==> job 8669 <==
Design upsample_csc, start of the top module:
module upsample_csc (
    input  logic        clk,
    input  logic        resetn,
    input  logic        start,
    output logic        done,
    input  logic [15:0] sram_read_data,
    output logic [15:0] sram_write_data,
    output logic [17:0] sram_address,
    output logic        sram_we_n
);
logic [31:0] mult_1_in1, mult_1_in2;
logic [31:0] mult_2_in1, mult_2_in2;
logic [31:0] mult_3_in1, mult_3_in2;
logic [63:0] mult_1_res, mult_2_res, mult_3_res;
assign mult_1_res = mult_1_in1 * mult_1_in2;
assign mult_2_res = mult_2_in1 * mult_2_in2;
assign mult_3_res = mult_3_in1 * mult_3_in2;
M1 M1_unit (
    .CLOCK_50_I(clk),
    .resetn(resetn),
    .M1_start(start),
    .M1_done(done),
    .M1_SRAM_read_data(sram_read_data),
    .M1_SRAM_write_data(sram_write_data),
    .M1_SRAM_address(sram_address),
    .M1_SRAM_we_n(sram_we_n),
    .M1_mult_1_in1(mult_1_in1),
    .M1_mult_1_in2(mult_1_in2),
    .M1_mult_2_in1(mult_2_in1),
    .M1_mult_2_in2(mult_2_in2),
    .M1_mult_3_in1(mult_3_in1),
    .M1_mult_3_in2(mult_3_in2),
    .M1_mult_res_1(mult_1_res),
    .M1_mult_res_2(mult_2_res),
    .M1_mult_res_3(mult_3_res)
);
endmodule
export LEC_CHECK = 0
export ABC_AREA = 1
export CAP_MARGIN = 5
export CELL_PAD_IN_SITES_DETAIL_PLACEMENT = 0
export CELL_PAD_IN_SITES_GLOBAL_PLACEMENT = 0
export CORE_MARGIN = 2
export CORE_UTILIZATION = 72
export CTS_CLUSTER_DIAMETER = 355
export CTS_CLUSTER_SIZE = 35
export HOLD_SLACK_MARGIN = -0.09
export MIN_ROUTING_LAYER = met1
export PLACE_DENSITY = 0.64
export SETUP_SLACK_MARGIN = -0.63
export SLEW_MARGIN = 5
create_clock -name core_clock -period 7.23 [get_ports {clk}]
run.sh (not shown) runs the stock make flow with config.mk's settings and CLKGATE_MAP_FILE=.
==> inputs of job 2976, as changes to job 8669 <==
Settings changed: ABC_AREA 1 to default, CAP_MARGIN 5 to 20, CELL_PAD_IN_SITES_DETAIL_PLACEMENT 0 to default, CELL_PAD_IN_SITES_GLOBAL_PLACEMENT 0 to default, CTS_CLUSTER_DIAMETER 355 to default, CTS_CLUSTER_SIZE 35 to default, HOLD_SLACK_MARGIN -0.09 to default, MIN_ROUTING_LAYER met1 to default, PLACE_DENSITY 0.64 to 0.65, SETUP_SLACK_MARGIN -0.63 to default, SLEW_MARGIN 5 to 20.
==> flow/constraint.sdc (replaced) <==
create_clock -name core_clock -period 10.2 [get_ports {clk}]
set_input_delay 2.0400 -clock core_clock [delete_from_list [all_inputs] [get_ports {clk}]]
set_output_delay 2.0400 -clock core_clock [all_outputs]
set_load 0.01 [all_outputs]
==> summary.txt <==
State of the implementation.

- Routing resource usage on met3 recorded by global route was 52.9%.
- The number of nets at floorplan is 7,293, for reference.
- The setup slack after placement is -2.47 ns, for reference.
- The flow did not finish.
- The number of different library cells used by synthesis comes to 68.
- It got as far as global routing (5_1_grt) and failed there.
- The placeable core region is 0.0656 mm^2, for reference.
- In the global route stage, met1 resource usage came out at 70.6%.
- A synthesized cell averages 7.92 um^2.
- For this run, the register share of the synthesized area comes to between 10% and 20%.
- The number of rows in the core area is 94, for reference.
- The overall overflow remaining after global route is 11, for reference.
- The buffer count from post-CTS setup fixing is 120, for reference.
- In this run, post-CTS repair resized a total of 309 instances.
- The tool reported: "[ERROR GRT-0116] Global routing finished with congestion. Check the congestion regions in the DRC Viewer".
- By area the synthesized netlist is led by ha_1 (23%), dfrtp_1 (18%), fa_1 (16%).
-- figures above: job 8669

==> summary.txt <==
Notes on the physical implementation.

- Per the post-synthesis report, the nets total 6,567.
- The checks that failed: setup timing.
- The sequential fraction of the synthesis area is a little under a fifth, for reference.
- The per-instance average area after synthesis is 8.94 um^2, for reference.
- In the final report, the number of endpoints failing setup comes to 5.
- The overall overflow remaining after global route is 0, for reference.
- The count of distinct cell types in the synthesized netlist is 113, for reference.
- The worst-case setup margin in the final layout is -0.305 ns, for reference.
- The routing usage on met3 is 7.87%, for reference.
- The quantity of gates resized following cts is 92, for reference.
- Post-CTS timing repair inserted 22 buffers for setup.
- The setup slack after placement is -0.685 ns, for reference.
- The number of rows in the core area is 93, for reference.
- The flow ran to the end, but the layout failed its checks.
-- figures above: job 2976


* * *

==> run R <==
upsample_csc again, from the RTL that the note above started with.
Design upsample_csc, start of the top module:
module upsample_csc (
    input  logic        clk,
    input  logic        resetn,
    input  logic        start,
    output logic        done,
    input  logic [15:0] sram_read_data,
    output logic [15:0] sram_write_data,
    output logic [17:0] sram_address,
    output logic        sram_we_n
);
logic [31:0] mult_1_in1, mult_1_in2;
logic [31:0] mult_2_in1, mult_2_in2;
logic [31:0] mult_3_in1, mult_3_in2;
logic [63:0] mult_1_res, mult_2_res, mult_3_res;
assign mult_1_res = mult_1_in1 * mult_1_in2;
assign mult_2_res = mult_2_in1 * mult_2_in2;
assign mult_3_res = mult_3_in1 * mult_3_in2;
M1 M1_unit (
    .CLOCK_50_I(clk),
    .resetn(resetn),
    .M1_start(start),
    .M1_done(done),
    .M1_SRAM_read_data(sram_read_data),
    .M1_SRAM_write_data(sram_write_data),
    .M1_SRAM_address(sram_address),
    .M1_SRAM_we_n(sram_we_n),
    .M1_mult_1_in1(mult_1_in1),
    .M1_mult_1_in2(mult_1_in2),
    .M1_mult_2_in1(mult_2_in1),
    .M1_mult_2_in2(mult_2_in2),
    .M1_mult_3_in1(mult_3_in1),
    .M1_mult_3_in2(mult_3_in2),
    .M1_mult_res_1(mult_1_res),
    .M1_mult_res_2(mult_2_res),
    .M1_mult_res_3(mult_3_res)
);
endmodule
Settings: LEC_CHECK=0, ABC_AREA=1, CAP_MARGIN=5, CELL_PAD_IN_SITES_DETAIL_PLACEMENT=0, CELL_PAD_IN_SITES_GLOBAL_PLACEMENT=2, CORE_MARGIN=7, CORE_UTILIZATION=34, CTS_CLUSTER_DIAMETER=305, GPL_ROUTABILITY_DRIVEN=0, HOLD_SLACK_MARGIN=-0.05, MAX_ROUTING_LAYER=met4, MIN_ROUTING_LAYER=met1, PLACE_DENSITY_LB_ADDON=0.15, SETUP_SLACK_MARGIN=1.5, SLEW_MARGIN=30, TNS_END_PERCENT=90; clock period 7.82 ns.
==> inputs of run F, as changes to run R <==
Settings changed: CAP_MARGIN 5 to 20, CELL_PAD_IN_SITES_DETAIL_PLACEMENT 0 to not set, CELL_PAD_IN_SITES_GLOBAL_PLACEMENT 2 to not set, CORE_MARGIN 7 to 2, CORE_UTILIZATION 34 to 64, CTS_CLUSTER_DIAMETER 305 to not set, GPL_ROUTABILITY_DRIVEN 0 to not set, HOLD_SLACK_MARGIN -0.05 to not set, MAX_ROUTING_LAYER met4 to not set, MIN_ROUTING_LAYER met1 to not set, PLACE_DENSITY set to 0.6, PLACE_DENSITY_LB_ADDON 0.15 to not set, SETUP_SLACK_MARGIN 1.5 to not set, SLEW_MARGIN 30 to 20, TNS_END_PERCENT 90 to not set.
==> flow/constraint.sdc (replaced) <==
create_clock -name core_clock -period 12.7 [get_ports {clk}]
set_input_delay 2.5400 -clock core_clock [delete_from_list [all_inputs] [get_ports {clk}]]
set_output_delay 2.5400 -clock core_clock [all_outputs]
set_load 0.01 [all_outputs]
==> inputs of run P, as changes to run R <==
Settings changed: ABC_AREA 1 to not set, CAP_MARGIN 5 to 20, CELL_PAD_IN_SITES_DETAIL_PLACEMENT 0 to not set, CELL_PAD_IN_SITES_GLOBAL_PLACEMENT 2 to not set, CORE_MARGIN 7 to 2, CORE_UTILIZATION 34 to 32, CTS_CLUSTER_DIAMETER 305 to not set, GPL_ROUTABILITY_DRIVEN 0 to not set, HOLD_SLACK_MARGIN -0.05 to not set, MAX_ROUTING_LAYER met4 to not set, MIN_ROUTING_LAYER met1 to not set, PLACE_DENSITY set to 0.6, PLACE_DENSITY_LB_ADDON 0.15 to not set, SETUP_SLACK_MARGIN 1.5 to not set, SLEW_MARGIN 30 to 20, TNS_END_PERCENT 90 to not set.
==> flow/constraint.sdc (replaced) <==
create_clock -name core_clock -period 12.7 [get_ports {clk}]
set_input_delay 2.5400 -clock core_clock [delete_from_list [all_inputs] [get_ports {clk}]]
set_output_delay 2.5400 -clock core_clock [all_outputs]
set_load 0.01 [all_outputs]
==> CHANGELOG.md <==
### Changed

- Status: finished with violations
- Ao+oa area frac: 10.2%
- Layout clock buffer count: 68
- Post-route worst setup slack: -1460 ps
- Failed layout checks: setup timing
- Setup violators final: 58
- Avg Inst Size Synth: 7.92 µm²
-- figures above: run R

==> CHANGELOG.md <==
### Changed

- Final ANT Viol Nets: 0
- Initial Util: 32.1%
- Crit path capture: M1_unit.mult_op_6[31]
- Ao+oa area frac: 14.7%
- Post-route worst setup slack: 837 ps
- Met3 wire length: 5960 µm
- Status: timing/DRC/antenna clean
- Layout clock buffer count: 63
- Commonest flop: dfrtp_1
- Avg Inst Size Synth: 8.94 µm²
- Setup violators final: 0
-- figures above: run P

==> CHANGELOG.md <==
### Changed

- Setup violators final: 0
- Layout clock buffer count: 57
- Avg Inst Size Synth: 7.92 µm²
- Max-area cell class: logic gates
- Initial antenna violation count: 1
- Status: timing/DRC/antenna clean
- Post-route worst setup slack: 1760 ps
- Worst Setup SP: M1_unit.mult_op_1[13]
- Ao+oa area frac: 10.2%
-- figures above: run F


* * *

==> inputs of run a <==
Starting RTL as in the previous note.
clock: 9.06 ns
lec_check: 0
abc_area: 1
cap_margin: 5
cell_pad_in_sites_detail_placement: 0
cell_pad_in_sites_global_placement: 0
core_margin: 2
core_utilization: 72
cts_cluster_diameter: 55
min_routing_layer: met1
place_density_lb_addon: 0.2
setup_slack_margin: 0.93
slew_margin: 0
==> run b: changes against run a <==
ABC_AREA = default   (was 1)
CAP_MARGIN = 20   (was 5)
CELL_PAD_IN_SITES_DETAIL_PLACEMENT = default   (was 0)
CELL_PAD_IN_SITES_GLOBAL_PLACEMENT = default   (was 0)
CORE_UTILIZATION = 67   (was 72)
CTS_CLUSTER_DIAMETER = default   (was 55)
MIN_ROUTING_LAYER = default   (was met1)
PLACE_DENSITY = 0.6   (was default)
PLACE_DENSITY_LB_ADDON = default   (was 0.2)
SETUP_SLACK_MARGIN = default   (was 0.93)
SLEW_MARGIN = 20   (was 0)
==> flow/constraint.sdc (replaced) <==
create_clock -name core_clock -period 11.1 [get_ports {clk}]
set_input_delay 2.2200 -clock core_clock [delete_from_list [all_inputs] [get_ports {clk}]]
set_output_delay 2.2200 -clock core_clock [all_outputs]
set_load 0.01 [all_outputs]
==> run c: changes against run a <==
ABC_AREA = default   (was 1)
CAP_MARGIN = 20   (was 5)
CELL_PAD_IN_SITES_DETAIL_PLACEMENT = default   (was 0)
CELL_PAD_IN_SITES_GLOBAL_PLACEMENT = default   (was 0)
CORE_UTILIZATION = 40   (was 72)
CTS_CLUSTER_DIAMETER = default   (was 55)
MIN_ROUTING_LAYER = default   (was met1)
PLACE_DENSITY = 0.6   (was default)
PLACE_DENSITY_LB_ADDON = default   (was 0.2)
SETUP_SLACK_MARGIN = default   (was 0.93)
SLEW_MARGIN = 20   (was 0)
==> flow/constraint.sdc (replaced) <==
create_clock -name core_clock -period 11.0 [get_ports {clk}]
set_input_delay 2.2000 -clock core_clock [delete_from_list [all_inputs] [get_ports {clk}]]
set_output_delay 2.2000 -clock core_clock [all_outputs]
set_load 0.01 [all_outputs]
==> summary of the runs <==
Of run c and run b, run c has the higher critical path depth (gap 4). Between run b and run a, the lower synthesized cell count is in run b (gap 12%, measured against run a). Of run c and run b, run b has the higher core utilization (gap 29 points). Against run c, the register-to-register slack of run b is lower by 0.11 ns. Between run b and run a, the lower area after synthesis is in run b (gap about 0.7%, measured against run a). Between run b and run c, the lower count of clock-buffer cells in the layout is in run b (gap 3). Run a died in global routing (5_1_grt). Run b completed with no timing, DRC or antenna violations. Run c finished with timing, DRC and antenna clean.
